## run A
==> flow/design.v (excerpt) <==
module datapath(clk, rst, sw, seg0, seg1,seg2,seg3, mem_addr, mem_wdata, mem_we, mem_rdata);
	input clk, rst;
	input [3:0] sw;
	output [6:0] seg0,seg1,seg2,seg3;
	output [15:0] mem_addr;
	output [15:0] mem_wdata;
	output mem_we;
	input [15:0] mem_rdata;
	wire [15:0] rin, rout;
	wire wr_enable, ram_addr_sel, pcin, ram_out_ctrl, instr_ctrl, acc_enable, acc_out_ctrl, pc_enable, pc_out_ctrl, addsub, a_enable, xor_ctrl, cu_out_ctrl, mul_out_ctrl, mul_acc_out_ctrl, sr_sel, add_ctrl;
	wire[15:0] instr, bus, instr_address, cu_out, r0_out, r1_out,r2_out, r3_out, r4_out, r5_out, r6_out, r7_out, r8_out, r9_out,r10_out, r11_out, r12_out, r13_out, mul_acc_out, sp_out;
	wire [15:0] ra_in, acc_out, sr_out;
	reg [15:0] ram_address, sr_in;
	wire [15:0] ram_out;
	wire[1:0] sp_sel;
	wire[3:0] status_reg;
	sixteen_bit_reg instruction_register(.clk(clk),.rst(rst),.D(bus),.Q(instr),.enable(instr_ctrl));
	program_counter pc(.clk(clk),.rst(rst), .select(pcin), .bus(bus), .out(instr_address),.pc_enable(pc_enable));
	always@(ram_addr_sel or sp_out or instr_address) begin
		if (ram_addr_sel == 1'b1)
			ram_address <= sp_out;
		else 
			ram_address <= instr_address;
	end
	assign mem_addr = ram_address;
	assign mem_wdata = bus;
	assign mem_we = wr_enable;
	assign ram_out = mem_rdata;
	control_unit control_unit_inst
	(	
		.clk(clk), .rst(rst), .instr(instr), .rin(rin), 
		.rout(rout), .gin(acc_enable), .gout(acc_out_ctrl), .pcin(pcin), 
		.pcout(pc_out_ctrl), .addsub(addsub), .a_in(a_enable), 
		.xorctrl(xor_ctrl), .ctrl_out(cu_out_ctrl), 
		.out(cu_out),.ram_addr_sel(ram_addr_sel), .ram_out_ctrl(ram_out_ctrl), 
		.instr_enable(instr_ctrl),.pc_enable(pc_enable), .wr_enable(wr_enable), .sp_sel(sp_sel), .sr_sel(sr_sel), .current_status(sr_out[3:0]),
		.mul_out_ctrl(mul_out_ctrl), .mul_acc_out_ctrl(mul_acc_out_ctrl),
		.add_ctrl(add_ctrl)	
	);
	alu alu_inst(
		.clk(clk), .rst(rst), .a(bus),.a_enable(a_enable), 
		.b(bus), .addsub(addsub), .xor_ctrl(xor_ctrl), .acc_out(acc_out), .acc_enable(acc_enable)
		,.mul_acc_out(mul_acc_out), .mul_out_ctrl(mul_out_ctrl), .status_reg(status_reg), .add_ctrl(add_ctrl)
		);
	wire [27:0] displays;
	assign seg0 = displays[6:0];
	assign seg1 = displays[13:7];
	assign seg2 = displays[20:14];
	assign seg3 = displays[27:21];
	seven_seg_controller display_driver
	(
  ...
Size: roughly 3200 cells after synthesis, ~340 flip-flops, about 30000 um^2 of cells after synthesis.
clock: 7.93 ns
lec_check: 0
abc_area: 0
cap_margin: 20
core_aspect_ratio: 0.64
core_margin: 2
core_utilization: 72
cts_cluster_diameter: 351
max_routing_layer: met4
place_density_lb_addon: 0.01
setup_slack_margin: 2.36
slew_margin: 20
tns_end_percent: 40
run.sh (not shown) runs the stock make flow with config.mk's settings and CLKGATE_MAP_FILE=.
For run A, the flow was terminated by a tool error in global routing (5_1_grt) and produced no final design.
Relative to run A, the following input files were edited for run B:
- TNS_END_PERCENT removed (was 40)
- SETUP_SLACK_MARGIN changed from 2.36 to -0.45
- ABC_AREA changed from 0 to 1
- CTS_CLUSTER_DIAMETER changed from 351 to 243
- CORE_ASPECT_RATIO removed (was 0.64)
- the clock period (ns, I/O delays scaled along) changed from 7.93 to 8.32
Notes after the runs:
Basic-gate share of the synthesized area counting and, or, nand and nor cells, run A and run B, higher one = run B.
Taking run A as the reference, in run B area share of and-or/or-and cells after synthesis shows a reduction of 2.7 points; synthesized cell count grew by 24%.
Re area fraction in xor and xnor cells: run A was higher than run B.
Run A terminated abnormally: global routing (5_1_grt) reported ODB-0269.
In run B the implementation completed, yet the final layout does not meet the checks, the culprit being negative setup slack.
Of run B and run A, it is run B that has the lower sum of net half-perimeters after detailed placement.
--- input diff run B..run C ---
- CAP_MARGIN now 0, was 20
- TNS_END_PERCENT now 70, previously not set
- SETUP_SLACK_MARGIN now 0.68, was -0.45
==> results <==
Reported for run C and run B, deepest clock path buffer count turned out identical to the last digit.
Run C never completed, since it errored out during global routing (5_1_grt).
[compare] base=run B new=run C: instance area after placement about even; cell resize tally after clock tree synthesis now sits higher; routability congestion estimate now sits at about the same level.
Parity-gate share of the synthesized area counting xor and xnor cells: run C vs run B identical
On core box area, run C and run B are neck and neck.
Taking run B as the reference, in run C die outline width stayed essentially flat, post-synthesis instance area about even, post-synthesis instance total did not really move, number of synthesized flops with an enable pin comparable.
